==> v20: inputs <==
// Cinema
module Cinema(input [17:0]SW, input clk, input rst, output reg [17:0]LEDR , input [3:0]KEY, output [7:0]HEX0,
			  output [7:0]HEX4, output [7:0]HEX5, output [7:0]HEX6, output [7:0]HEX7, output [7:0]HEX1, output [7:0]HEX2, output [7:0]HEX3);
make LEC_CHECK=0 ABC_AREA=0 CAP_MARGIN=0 CELL_PAD_IN_SITES_GLOBAL_PLACEMENT=0 CORE_MARGIN=2 CORE_UTILIZATION=72 CTS_CLUSTER_DIAMETER=52 HOLD_SLACK_MARGIN=-0.08 MAX_ROUTING_LAYER=met4 PLACE_DENSITY=0.35 SETUP_SLACK_MARGIN=3.99 SLEW_MARGIN=20 TNS_END_PERCENT=80 finish   # period 13.6 ns
run.sh (not shown) runs the stock make flow with config.mk's settings and CLKGATE_MAP_FILE=.
==> inputs of v39, as changes to v20 <==
ABC_AREA = 1   (was 0)
CTS_CLUSTER_DIAMETER = unset   (was 52)
HOLD_SLACK_MARGIN = unset   (was -0.08)
MAX_ROUTING_LAYER = met5   (was met4)
PLACE_DENSITY = unset   (was 0.35)
PLACE_DENSITY_LB_ADDON = 0.01   (was unset)
SETUP_SLACK_MARGIN = 3.95   (was 3.99)
==> flow/constraint.sdc (replaced) <==
create_clock -name core_clock -period 13.7 [get_ports {clk}]
set_input_delay 2.7400 -clock core_clock [delete_from_list [all_inputs] [get_ports {clk}]]
set_output_delay 2.7400 -clock core_clock [all_outputs]
set_load 0.01 [all_outputs]
==> inputs of v19, as changes to v20 <==
ABC_AREA = 1   (was 0)
CAP_MARGIN = 20   (was 0)
CELL_PAD_IN_SITES_GLOBAL_PLACEMENT = unset   (was 0)
CORE_UTILIZATION = 62   (was 72)
CTS_CLUSTER_DIAMETER = unset   (was 52)
CTS_CLUSTER_SIZE = 98   (was unset)
HOLD_SLACK_MARGIN = unset   (was -0.08)
MAX_ROUTING_LAYER = unset   (was met4)
PLACE_DENSITY = unset   (was 0.35)
SETUP_SLACK_MARGIN = unset   (was 3.99)
TNS_END_PERCENT = unset   (was 80)
==> flow/constraint.sdc (replaced) <==
create_clock -name core_clock -period 10.8 [get_ports {clk}]
set_input_delay 2.1600 -clock core_clock [delete_from_list [all_inputs] [get_ports {clk}]]
set_output_delay 2.1600 -clock core_clock [all_outputs]
set_load 0.01 [all_outputs]
==> qor summary <==
Result of the run: v39 did not finish; v20 complete, but fails checks; v19 complete, but fails checks
Failing step: v39 5_1_grt; v20 -; v19 -
Layout check failures: v39 -; v20 setup timing; v19 setup timing
End point of the critical path: v39 -; v20 trocoFeito[0]$_DFF_P_; v19 valorInserido[16]$_SDFFE_PP0P_
Setup slack of the critical path after layout: v39 -; v20 -2.101 ns; v19 -2.324 ns
Post-DP HPWL: v39 36.45 mm; v20 37.87 mm; v19 35.58 mm
Critical setup path kind: v39 -; v20 in -> reg; v19 in -> reg
Vias per Instance: v39 -; v20 6.376; v19 5.364
Synthesis area per yosys: v39 0.01727 mm²; v20 0.01774 mm²; v19 0.01727 mm²
Multi-input gate share of total cell area: v39 -; v20 0.6396; v19 0.5977
Most common cell type on the critical path: v39 -; v20 sky130_fd_sc_hd__ha_4; v19 sky130_fd_sc_hd__ha_4
Launch point of the worst path: v39 -; v20 SW[2]; v19 SW[1]
Pre-CTS WS: v39 -1.464 ns; v20 -3.232 ns; v19 -3.508 ns
Final-report hold violation count: v39 -; v20 0; v19 0
Worst hold slack: v39 -; v20 0.4730 ns; v19 0.4418 ns
Starting density of the core: v39 0.7334; v20 0.7317; v19 0.6249
Sequential area share after synthesis: v39 0.2168; v20 0.2110; v19 0.2168
Number of vias after detailed routing: v39 -; v20 18,170; v19 17,070
Crit Reg-Reg Startpoint: v39 -; v20 valorInserido[0]$_SDFFE_PP0P_; v19 valorInserido[0]$_SDFFE_PP0P_
Count of non-CTS inverters in the layout: v39 -; v20 197; v19 422
Maximum single-stage delay on the critical path: v39 -; v20 0.54 ns; v19 0.55 ns
Core utilization of the finished layout: v39 -; v20 0.8702; v19 0.7622
CP Buf/Inv Count: v39 -; v20 5; v19 14

* * *

==> inputs of run E <==
==> flow/design.v <==
module Cinema(input [17:0]SW, input clk, input rst, output reg [17:0]LEDR , input [3:0]KEY, output [7:0]HEX0,
			  output [7:0]HEX4, output [7:0]HEX5, output [7:0]HEX6, output [7:0]HEX7, output [7:0]HEX1, output [7:0]HEX2, output [7:0]HEX3);
integer filmeEscolhido;  
integer filme;  
integer horarioEscolhido;  
integer horario;  
integer assentoEscolhido;  
reg [17:0] assento11;  
reg [17:0] assento12;  
reg [17:0] assento21;  
reg [17:0] assento22;  
integer valorInserido;  
integer valor;  
integer pago;  
integer quantidadeDeIngresso;  
integer trocoFeito;  
integer troco;  
wire [7:0]F = 4'hF;  
wire [7:0]H = 4'hC;  
reg [7:0]dFilme;  
reg [7:0]dHorario;  
reg [7:0]display1;  
reg [7:0]display2;  
reg [7:0]display3;  
reg [7:0]display4;  
integer bouncing;  
integer bouncing2;  
integer i;  
integer pagoAgora;  
always@(posedge clk) begin
  if (rst) begin  
    filmeEscolhido <= 0; filme <= 0; horarioEscolhido <= 0; horario <= 0; assentoEscolhido <= 0;
    assento11 <= 0; assento12 <= 0; assento21 <= 0; assento22 <= 0;
    valorInserido <= 0; valor <= 0; pago <= 0; quantidadeDeIngresso <= 0; trocoFeito <= 0; troco <= 0;
    dFilme <= 0; dHorario <= 0; display1 <= 0; display2 <= 0; display3 <= 0; display4 <= 0;
    bouncing <= 0; LEDR <= 0;
  end else begin
    if(!filmeEscolhido && bouncing == 0) begin  
		troco = 0;
        if(KEY == 4'b1110) begin  
            filme = 1;  
            filmeEscolhido = 1;  
            dFilme = 4'h1;  
            bouncing = 1;  
        end
        if(KEY == 4'b1101) begin  
            filme = 2;  
            filmeEscolhido = 1;  
            dFilme = 4'h2;  
        end
    end
    if(!horarioEscolhido && filmeEscolhido == 1) begin  
        if(KEY == 4'b1011) begin  
            horario = 1;  
            horarioEscolhido = 1;  
            dHorario = 4'h1;  
            display1 = 4'h1;  
            display2 = 4'h4;  
            display3 = 4'h0;  
            display4 = 4'h0;  
        end
        if(KEY == 4'b0111) begin  
            horario = 2;  
            horarioEscolhido = 1;  
            dHorario = 4'h2;  
            display1 = 4'h1;  
            display2 = 4'h6;  
            display3 = 4'h0;  
            display4 = 4'h0;  
        end
    end
    quantidadeDeIngresso=0;  
    if(!assentoEscolhido && horarioEscolhido == 1) begin  
        LEDR = 18'b111111111111111111;  
        for (i = 0; i<18; i = i + 1) begin
            if(SW[i] == 1) quantidadeDeIngresso = quantidadeDeIngresso + 1;  
        end
        valor = quantidadeDeIngresso * 15;  
        if(KEY == 4'b0011) begin  
            assentoEscolhido <= 1;  
            if(filme == 1 && horario == 1) assento11 <= assento11 + SW;  
            if(filme == 1 && horario == 2) assento12 <= assento12 + SW;  
            if(filme == 2 && horario == 1) assento21 <= assento21 + SW;  
            if(filme == 2 && horario == 2) assento22 <= assento22 + SW;  
        end
    end
    if(filme == 1 && horario == 1)begin  
		LEDR = ~assento11;
		bouncing = 0;
	end
    if(filme == 1 && horario == 2)begin  
		LEDR = ~assento12;
		bouncing = 0;
    end
    if(filme == 2 && horario == 1)begin  
		LEDR = ~assento21;
	end
    if(filme == 2 && horario == 2)begin  
		LEDR = ~assento22;
	end
    pagoAgora = pago;
    if (!pago && assentoEscolhido == 1) begin  
        if(KEY == 4'b1110) begin  
            valorInserido = valorInserido + 5;
        end
        if(KEY == 4'b1101) begin  
            valorInserido = valorInserido + 10;
        end
        if(KEY == 4'b1011) begin  
            valorInserido = valorInserido + 20;
        end
        if(KEY == 4'b0111) begin  
            valorInserido = valorInserido + 50;
        end
        if(valor == valorInserido) begin  
			pagoAgora = 1;  
		end
		if (valor < valorInserido && !trocoFeito) begin  
			troco <= valorInserido - valor;  
			pago <= 1;  
			trocoFeito <= 1;  
		end
    end
    if(pagoAgora == 1) begin  
		filmeEscolhido <= 0;
		horarioEscolhido <= 0;
		horario <= 0;
		assentoEscolhido <= 0;
		valorInserido <= 0;
		valor <= 0;
		pago <= 0;
		quantidadeDeIngresso <= 0;
		trocoFeito <= 0;
		pago <= 0;
	end
end
end
reg [7:0] SevenSeg;  
	always @(*)  
	case(F)  
		4'h0: SevenSeg = 8'b11111100;
		4'h1: SevenSeg = 8'b01100000;
		4'h2: SevenSeg = 8'b11011010;
		4'h3: SevenSeg = 8'b11110010;
		4'h4: SevenSeg = 8'b01100110;
		4'h5: SevenSeg = 8'b10110110;
		4'h6: SevenSeg = 8'b10111110;
		4'h7: SevenSeg = 8'b11100000;
		4'h8: SevenSeg = 8'b11111110;
		4'h9: SevenSeg = 8'b11110110;
		4'hF: SevenSeg = 8'b10001110;
		default: SevenSeg = 8'b00000000;
	endcase
	assign {HEX7[0], HEX7[1], HEX7[2], HEX7[3], HEX7[4], HEX7[5], HEX7[6], HEX7[7]} = ~SevenSeg;
	reg [7:0] SevenSeg1;
	always @(*)  
	case(H)
		4'h0: SevenSeg1 = 8'b11111100;
		4'h1: SevenSeg1 = 8'b01100000;
		4'h2: SevenSeg1 = 8'b11011010;
		4'h3: SevenSeg1 = 8'b11110010;
		4'h4: SevenSeg1 = 8'b01100110;
		4'h5: SevenSeg1 = 8'b10110110;
		4'h6: SevenSeg1 = 8'b10111110;
		4'h7: SevenSeg1 = 8'b11100000;
		4'h8: SevenSeg1 = 8'b11111110;
		4'h9: SevenSeg1 = 8'b11110110;
		4'hC: SevenSeg1 = 8'b01101110;
		default: SevenSeg1 = 8'b00000000;
	endcase
	assign {HEX5[0], HEX5[1], HEX5[2], HEX5[3], HEX5[4], HEX5[5], HEX5[6], HEX5[7]} = ~SevenSeg1;
	reg [7:0] SevenSeg2;
	always @(*)  
	case(dFilme)
		4'h0: SevenSeg2 = 8'b11111100;
		4'h1: SevenSeg2 = 8'b01100000;
		4'h2: SevenSeg2 = 8'b11011010;
		4'h3: SevenSeg2 = 8'b11110010;
		4'h4: SevenSeg2 = 8'b01100110;
		4'h5: SevenSeg2 = 8'b10110110;
		4'h6: SevenSeg2 = 8'b10111110;
		4'h7: SevenSeg2 = 8'b11100000;
		4'h8: SevenSeg2 = 8'b11111110;
		4'h9: SevenSeg2 = 8'b11110110;
		4'hC: SevenSeg2 = 8'b01101110;
		default: SevenSeg2 = 8'b00000000;
	endcase
	assign {HEX6[0], HEX6[1], HEX6[2], HEX6[3], HEX6[4], HEX6[5], HEX6[6], HEX6[7]} = ~SevenSeg2;
	reg [7:0] SevenSeg3;
	always @(*)  
	case(dHorario)
		4'h0: SevenSeg3 = 8'b11111100;
		4'h1: SevenSeg3 = 8'b01100000;
		4'h2: SevenSeg3 = 8'b11011010;
		4'h3: SevenSeg3 = 8'b11110010;
		4'h4: SevenSeg3 = 8'b01100110;
		4'h5: SevenSeg3 = 8'b10110110;
		4'h6: SevenSeg3 = 8'b10111110;
		4'h7: SevenSeg3 = 8'b11100000;
		4'h8: SevenSeg3 = 8'b11111110;
		4'h9: SevenSeg3 = 8'b11110110;
		4'hC: SevenSeg3 = 8'b01101110;
		default: SevenSeg3 = 8'b00000000;
	endcase
	assign {HEX4[0], HEX4[1], HEX4[2], HEX4[3], HEX4[4], HEX4[5], HEX4[6], HEX4[7]} = ~SevenSeg3;
	reg [7:0] SevenSeg4;
	always @(*)  
	case(display1)
		4'h0: SevenSeg4 = 8'b11111100;
		4'h1: SevenSeg4 = 8'b01100000;
		4'h2: SevenSeg4 = 8'b11011010;
		4'h3: SevenSeg4 = 8'b11110010;
		4'h4: SevenSeg4 = 8'b01100110;
		4'h5: SevenSeg4 = 8'b10110110;
		4'h6: SevenSeg4 = 8'b10111110;
		4'h7: SevenSeg4 = 8'b11100000;
		4'h8: SevenSeg4 = 8'b11111110;
		4'h9: SevenSeg4 = 8'b11110110;
		4'hC: SevenSeg4 = 8'b01101110;
		default: SevenSeg4 = 8'b00000000;
	endcase
	assign {HEX3[0], HEX3[1], HEX3[2], HEX3[3], HEX3[4], HEX3[5], HEX3[6], HEX3[7]} = ~SevenSeg4;
	reg [7:0] SevenSeg5;
	always @(*)  
	case(display2)
		4'h0: SevenSeg5 = 8'b11111100;
		4'h1: SevenSeg5 = 8'b01100000;
		4'h2: SevenSeg5 = 8'b11011010;
		4'h3: SevenSeg5 = 8'b11110010;
		4'h4: SevenSeg5 = 8'b01100110;
		4'h5: SevenSeg5 = 8'b10110110;
		4'h6: SevenSeg5 = 8'b10111110;
		4'h7: SevenSeg5 = 8'b11100000;
		4'h8: SevenSeg5 = 8'b11111110;
		4'h9: SevenSeg5 = 8'b11110110;
		4'hC: SevenSeg5 = 8'b01101110;
		default: SevenSeg5 = 8'b00000000;
	endcase
	assign {HEX2[0], HEX2[1], HEX2[2], HEX2[3], HEX2[4], HEX2[5], HEX2[6], HEX2[7]} = ~SevenSeg5;
	reg [7:0] SevenSeg6;
	always @(*)  
	case(display3)
		4'h0: SevenSeg6 = 8'b11111100;
		4'h1: SevenSeg6 = 8'b01100000;
		4'h2: SevenSeg6 = 8'b11011010;
		4'h3: SevenSeg6 = 8'b11110010;
		4'h4: SevenSeg6 = 8'b01100110;
		4'h5: SevenSeg6 = 8'b10110110;
		4'h6: SevenSeg6 = 8'b10111110;
		4'h7: SevenSeg6 = 8'b11100000;
		4'h8: SevenSeg6 = 8'b11111110;
		4'h9: SevenSeg6 = 8'b11110110;
		4'hC: SevenSeg6 = 8'b01101110;
		default: SevenSeg6 = 8'b00000000;
	endcase
	assign {HEX1[0], HEX1[1], HEX1[2], HEX1[3], HEX1[4], HEX1[5], HEX1[6], HEX1[7]} = ~SevenSeg6;
	reg [7:0] SevenSeg7;
	always @(*)  
	case(display4)
		4'h0: SevenSeg7 = 8'b11111100;
		4'h1: SevenSeg7 = 8'b01100000;
		4'h2: SevenSeg7 = 8'b11011010;
		4'h3: SevenSeg7 = 8'b11110010;
		4'h4: SevenSeg7 = 8'b01100110;
		4'h5: SevenSeg7 = 8'b10110110;
		4'h6: SevenSeg7 = 8'b10111110;
		4'h7: SevenSeg7 = 8'b11100000;
		4'h8: SevenSeg7 = 8'b11111110;
		4'h9: SevenSeg7 = 8'b11110110;
		4'hC: SevenSeg7 = 8'b01101110;
		default: SevenSeg7 = 8'b00000000;
	endcase
	assign {HEX0[0], HEX0[1], HEX0[2], HEX0[3], HEX0[4], HEX0[5], HEX0[6], HEX0[7]} = ~SevenSeg7;
endmodule
==> flow/run.sh <==
#!/bin/bash
# the make line also repeats each setting of config.mk as NAME=value (left out here)
make -C /OpenROAD-flow-scripts/flow DESIGN_CONFIG=/design/flow/config.mk WORK_HOME=/design/flow/orfs CLKGATE_MAP_FILE= finish
==> flow/config.mk <==
export PLATFORM = sky130hd
export DESIGN_NAME = Cinema
export DESIGN_NICKNAME = Cinema
export VERILOG_FILES = /design/flow/design.v
export SDC_FILE = /design/flow/constraint.sdc
export NUM_CORES = 4
export LEC_CHECK = 0
export ABC_AREA = 1
export CAP_MARGIN = 10
export CORE_MARGIN = 2
export CORE_UTILIZATION = 72
export CTS_CLUSTER_DIAMETER = 350
export CTS_CLUSTER_SIZE = 72
export HOLD_SLACK_MARGIN = 0.3
export SETUP_SLACK_MARGIN = -0.56
export SLEW_MARGIN = 20
export TNS_END_PERCENT = 40
==> flow/constraint.sdc <==
create_clock -name core_clock -period 11.0 [get_ports {clk}]
set_input_delay 2.2000 -clock core_clock [delete_from_list [all_inputs] [get_ports {clk}]]
set_output_delay 2.2000 -clock core_clock [all_outputs]
set_load 0.01 [all_outputs]
==> run Z: changes against run E <==
ABC_AREA = default   (was 1)
CAP_MARGIN = 20   (was 10)
CORE_UTILIZATION = 43   (was 72)
CTS_CLUSTER_DIAMETER = default   (was 350)
CTS_CLUSTER_SIZE = default   (was 72)
HOLD_SLACK_MARGIN = default   (was 0.3)
SETUP_SLACK_MARGIN = default   (was -0.56)
TNS_END_PERCENT = default   (was 40)
==> flow/constraint.sdc (replaced) <==
create_clock -name core_clock -period 14.2 [get_ports {clk}]
set_input_delay 2.8400 -clock core_clock [delete_from_list [all_inputs] [get_ports {clk}]]
set_output_delay 2.8400 -clock core_clock [all_outputs]
set_load 0.01 [all_outputs]
==> run F: changes against run E <==
ABC_AREA = default   (was 1)
CAP_MARGIN = 20   (was 10)
CTS_CLUSTER_DIAMETER = 91   (was 350)
CTS_CLUSTER_SIZE = default   (was 72)
HOLD_SLACK_MARGIN = default   (was 0.3)
SETUP_SLACK_MARGIN = -0.8   (was -0.56)
TNS_END_PERCENT = default   (was 40)
==> flow/constraint.sdc (replaced) <==
create_clock -name core_clock -period 14.4 [get_ports {clk}]
set_input_delay 2.8800 -clock core_clock [delete_from_list [all_inputs] [get_ports {clk}]]
set_output_delay 2.8800 -clock core_clock [all_outputs]
set_load 0.01 [all_outputs]
==> comparison <==
Run Z finished but fails on negative setup slack. Run E died in global routing (5_1_grt) with GRT-0232. Run F finished with negative setup slack left. In run F the design area is lower than in run Z, by about 1.5%. Between run F and run Z, the lower hold slack is in run Z (gap 11 ps). Between run Z and run E, the lower die size is in run E (gap 70%, measured against run E). In run F the core utilization is higher than in run Z, by 35 points. Via count: run F is higher than run Z (10%). Area after synthesis: run F is larger than run E (about 2.8%).
==> figures <==
|  | run F | run Z | run E |
|---|---|---|---|
| Largest area class, layout | combinational gates | combinational gates | - |
| Sequential share of cell area | 0.176 | 0.173 | - |
| Distinct lib cells used | 95 | 95 | 58 |
| Critical path's most frequent cell | sky130_fd_sc_hd__ha_4 | sky130_fd_sc_hd__ha_4 | - |
| Post-synthesis sequential area ratio | 0.211 | 0.211 | 0.217 |
| Final tally of max-slew violations | 0 | 0 | - |
| Effective utilization at floorplan | 0.732 | 0.436 | 0.733 |
| YS chip area | 17,700 um^2 | 17,700 um^2 | 17,300 um^2 |
| Std-Cell Core Area | 24,200 um^2 | 40,700 um^2 | 23,500 um^2 |
| Status | failed layout checks | failed layout checks | did not finish |
| Stage where the flow stopped | - | - | global routing (5_1_grt) |
| Layout check failures | negative setup slack | negative setup slack | - |
| Chip width | 161 um | 207 um | 159 um |
| Post-detailed-placement cell area | 19,900 um^2 | 20,200 um^2 | 19,300 um^2 |
| Final WL | 55,900 um | 48,500 um | - |
| Worst path buffer plus inverter count | 5 | 6 | - |
